Setup of v23:
// cpu
module cpu (clk, rst, imem_addr, imem_data, test, test1);
	input clk, rst;
	output [6:0]imem_addr;
	input  [31:0]imem_data;
	output  [31:0]test;
	output [31:0]test1;
wire	 [31:0] inst;
wire   [31:0]ctrl, ctrl0, ctrl1, ctrl2;
wire   [20:0]controle;
wire	 [31:0]resultado;
wire   [31:0]data_out2;
wire   [31:0]pc;
wire	 [4:0]addr1, addr2, addr_in;
wire	 [31:0]out1, out2, out3;
wire	 [31:0]in;
wire	 rw;
wire	 [15:0]offset;
wire	 [31:0]offset32;
wire   sel1;
wire	 [31:0] imm;
wire   [31:0] data_out1;
wire	 [31:0]address_0;
wire	 [31:0] data_in;
wire	 [31:0]outrg1, outrg2;
wire	 [31:0] M, B, D, D1;
	assign imem_addr = pc[6:0];
	assign data_out2 = imem_data;
	PC PC(
		.rst(rst),
		.clk(clk),
		.pc(pc)
	);
ffD FF1(
		.rst(rst),
		.clk(clk),
		.Din(data_out2),
		.Dout(inst)
);
	registerFile RegisterFile(
		.addr1(inst[25:21]),
		.addr2(inst[20:16]),
		.out1(outrg1),
		.out2(outrg2),
		.addr_in(ctrl2[4:0]), 
		.in(out2),
		.rst(rst),
		.clk(clk)
	);
	control Controlador(
		.instruction(inst),
		.ctrl(controle)
	);
	extend Extend(
		.offset(inst[15:0]),
		.offset32(offset32)
	);
	ffD FF2(
		.rst(rst),
		.clk(clk),
		.Din(offset32),
		.Dout(imm)
		);
	ffD CONTROLE_0(
		.rst(rst),
		.clk(clk),
		.Din({11'b00000000000, controle[20:0]}),
		.Dout(ctrl0)
		);
	mux1 Mux1(
		.Sel(ctrl0[18]),
		.A(outrg2),
		.B(imm),
		.Out(out1)
	);
	alu Unidade_logica(
		.ctl(ctrl0[20:19]),
		.a(outrg1),
		.b(out1), 
		.resultado(resultado)
	);
	mux1 Mux3(
		.Sel(ctrl0[16]),
		.A(D),
		.B(resultado),
		.Out(out3)
	);
	ffD FF3(
		.rst(rst),
		.clk(clk),
		.Din(resultado),
		.Dout(D)
		);
	ffD CONTROLE_1(
		.rst(rst),
		.clk(clk),
		.Din(ctrl0),
		.Dout(ctrl1)
		);
	data_memory DataMemory(
		.address_0(out3[12:0]),
		.cs_0(ctrl1[15]),
		.we_0(ctrl0[16]),
		.data_in(outrg2),
		.data_out(M),
		.clk(clk),
		.rst(rst)
	);
	ffD FF5(
		.rst(rst),
		.clk(clk),
		.Din(D),
		.Dout(D1)
		);
	ffD CONTROLE_2(
		.rst(rst),
		.clk(clk),
		.Din(ctrl1),
		.Dout(ctrl2)
		);
	mux1 Mux2(
		.Sel(ctrl2[17]),
		.A(D1),
		.B(M),
		.Out(out2)
	);
  ...
clock: 8.45 ns
lec_check: 0
cap_margin: 20
cell_pad_in_sites_global_placement: 3
core_aspect_ratio: 1.0
core_margin: 4
core_utilization: 52
cts_cluster_diameter: 46
gpl_timing_driven: 1
min_routing_layer: met1
place_density: 0.78
slew_margin: 20
run.sh (not shown) runs the stock make flow with config.mk's settings and CLKGATE_MAP_FILE=.
In the summary table, v23 is marked failed, with error GPL-0301 raised in global placement without I/O.
Edits applied to the flow inputs when going from v23 to v55:
# v23
export LEC_CHECK = 0
export CAP_MARGIN = 20
export CELL_PAD_IN_SITES_GLOBAL_PLACEMENT = 3
export CORE_ASPECT_RATIO = 1.0
export CORE_MARGIN = 4
export CORE_UTILIZATION = 52
export CTS_CLUSTER_DIAMETER = 46
export GPL_TIMING_DRIVEN = 1
export MIN_ROUTING_LAYER = met1
export PLACE_DENSITY = 0.78
export SLEW_MARGIN = 20
create_clock -name core_clock -period 8.45 [get_ports {clk}]
# v55
export LEC_CHECK = 0
export CAP_MARGIN = 20
export CORE_MARGIN = 2
export CORE_UTILIZATION = 72
export CTS_CLUSTER_DIAMETER = 399
export CTS_CLUSTER_SIZE = 14
export PLACE_DENSITY_LB_ADDON = 0.2
export SETUP_SLACK_MARGIN = -0.37
export SLEW_MARGIN = 20
create_clock -name core_clock -period 3.75 [get_ports {clk}]
Notes after the runs:
The remaining runs in v23 and v55 completed every stage, whereas v23 halted early.
v23: aborted in global placement without I/O (tool error)
Completing all stages was not enough for v55: its layout failed the final checks because of setup timing.
As far as cell count listed in synth_stat.txt is concerned, v23 and v55 perform about the same.
[compare] base=v23 new=v55: total core area now sits lower, count of standard-cell rows now sits lower, horizontal die dimension now sits lower.
[compare] base=v23 new=v55: core utilization before placement went up 20 points, chip area lower, netlist area before placement essentially unchanged, sequential element share of the synthesized area level.
Here is what was changed in the inputs of v57 compared with v55.
# v55
export LEC_CHECK = 0
export CAP_MARGIN = 20
export CORE_MARGIN = 2
export CORE_UTILIZATION = 72
export CTS_CLUSTER_DIAMETER = 399
export CTS_CLUSTER_SIZE = 14
export PLACE_DENSITY_LB_ADDON = 0.2
export SETUP_SLACK_MARGIN = -0.37
export SLEW_MARGIN = 20
create_clock -name core_clock -period 3.75 [get_ports {clk}]
# v57
export LEC_CHECK = 0
export CAP_MARGIN = 20
export CORE_MARGIN = 2
export CORE_UTILIZATION = 40
export SLEW_MARGIN = 20
create_clock -name core_clock -period 5.3 [get_ports {clk}]
## What came out
Measured against each other, v57 and v55 differ in wire length, the higher figure coming from v55.
From v55 to v57 the numbers moved as follows: register fraction of the total cell area went up 0.69 points, die size went up 79%, power in combinational cells went down about 40%.
v57: layout overhead on the synthesized area 1.9 points below v55
v57 finished end to end and its layout was clean on timing, DRC and antenna.
[v57 vs v55] actual slew at the worst max-slew pin: higher in v57
NOTE cell total after placement v55->v57 increased by a little under 10%
Of v57 and v55, v55 shows the higher post-cts repair resize count, with v57 below it.
Number of clock buffers in the layout of v57 exceeds that of v55 by more than half.
Summary — number of cells on the critical path, v57 relative to v55: lower, by 3.
Setup changes, v57 to v3
# v57
export LEC_CHECK = 0
export CAP_MARGIN = 20
export CORE_MARGIN = 2
export CORE_UTILIZATION = 40
export SLEW_MARGIN = 20
create_clock -name core_clock -period 5.3 [get_ports {clk}]
# v3
export LEC_CHECK = 0
export CAP_MARGIN = 20
export CORE_MARGIN = 2
export CORE_UTILIZATION = 69
export CTS_CLUSTER_SIZE = 99
export PLACE_DENSITY = 0.36
export SLEW_MARGIN = 20
create_clock -name core_clock -period 4.95 [get_ports {clk}]
[summary]
Compared v3 vs v57, and share of the clock period used by the worst path is up in v3. Share of power burned in the clock network in v3 is 0.6 points lower than in v57. Compared v3 vs v57, and count of placed standard cells including taps is down in v3. When v3 is set beside v57, its sequential share of layout area turns out to be 0.40 points larger. Side by side, area added between synthesis and finish turned out lower in v3 than in v57. STATUS relative slew slack: v3 wins against v57. Delta (v3 minus v57): first-iteration detailed-routing DRC count went up about 1.4%; via count of the first global-routing pass went up 1716. Diff v57..v3 | compound-gate portion of the synthesized area | negligible. The core of v3 is more densely filled than that of v57.
## Diff of input files: v48 against v3
# v3
export LEC_CHECK = 0
export CAP_MARGIN = 20
export CORE_MARGIN = 2
export CORE_UTILIZATION = 69
export CTS_CLUSTER_SIZE = 99
export PLACE_DENSITY = 0.36
export SLEW_MARGIN = 20
create_clock -name core_clock -period 4.95 [get_ports {clk}]
# v48
export LEC_CHECK = 0
export CAP_MARGIN = 20
export CORE_MARGIN = 2
export CORE_UTILIZATION = 72
export CTS_CLUSTER_SIZE = 14
export PLACE_DENSITY_LB_ADDON = 0.25
export SETUP_SLACK_MARGIN = 0.95
export SLEW_MARGIN = 20
create_clock -name core_clock -period 3.77 [get_ports {clk}]
==> results <==
Ran to the end and failed final checks on setup timing: v48. Delta (v48 minus v3): final design instance area without fill now sits higher; static leakage grew by about 4%; combinational power rose by 52%; minimum period implied by the final worst setup slack went down 120 ps. Against v3 as the reference, v48 delivers a higher wire length on met3.
For v14, these inputs were changed with respect to v48:
# v48
export LEC_CHECK = 0
export CAP_MARGIN = 20
export CORE_MARGIN = 2
export CORE_UTILIZATION = 72
export CTS_CLUSTER_SIZE = 14
export PLACE_DENSITY_LB_ADDON = 0.25
export SETUP_SLACK_MARGIN = 0.95
export SLEW_MARGIN = 20
create_clock -name core_clock -period 3.77 [get_ports {clk}]
# v14
export LEC_CHECK = 0
export CAP_MARGIN = 20
export CORE_MARGIN = 2
export CORE_UTILIZATION = 72
export CTS_CLUSTER_DIAMETER = 398
export CTS_CLUSTER_SIZE = 14
export PLACE_DENSITY_LB_ADDON = 0.25
export SETUP_SLACK_MARGIN = -0.36
export SLEW_MARGIN = 20
create_clock -name core_clock -period 3.77 [get_ports {clk}]
[summary]
Between v14 and v48, the critical path's largest stage delay is higher for v48. In v14, maximum resistive drop on vdd is lower than in v48. Against v48 as the reference, v14 delivers a lower post-detailed-routing wire length. Between v48 and v14, the number of placed instances with taps included does not differ in any meaningful way. Comparing v14 and v48, cell count is lower on v14. v14 vs. v48: summed area of non-filler cells in the final layout went down by 1.4%. In v14 the implementation completed, yet the final layout does not meet the checks, the culprit being setup timing. Of v14 and v48, v14 shows the lower worst-case setup slack after placement, with v48 above it. v14 ended with more worst hold slack than v48. Between v14 and v48, it is v14 whose post-route fraction of the period consumed by the critical path is lower, by 5.7 points. Going from v48 to v14, the worst-path maximum fanout was found to have gone down by 2.
Power is estimated from default activity; no workload was simulated.
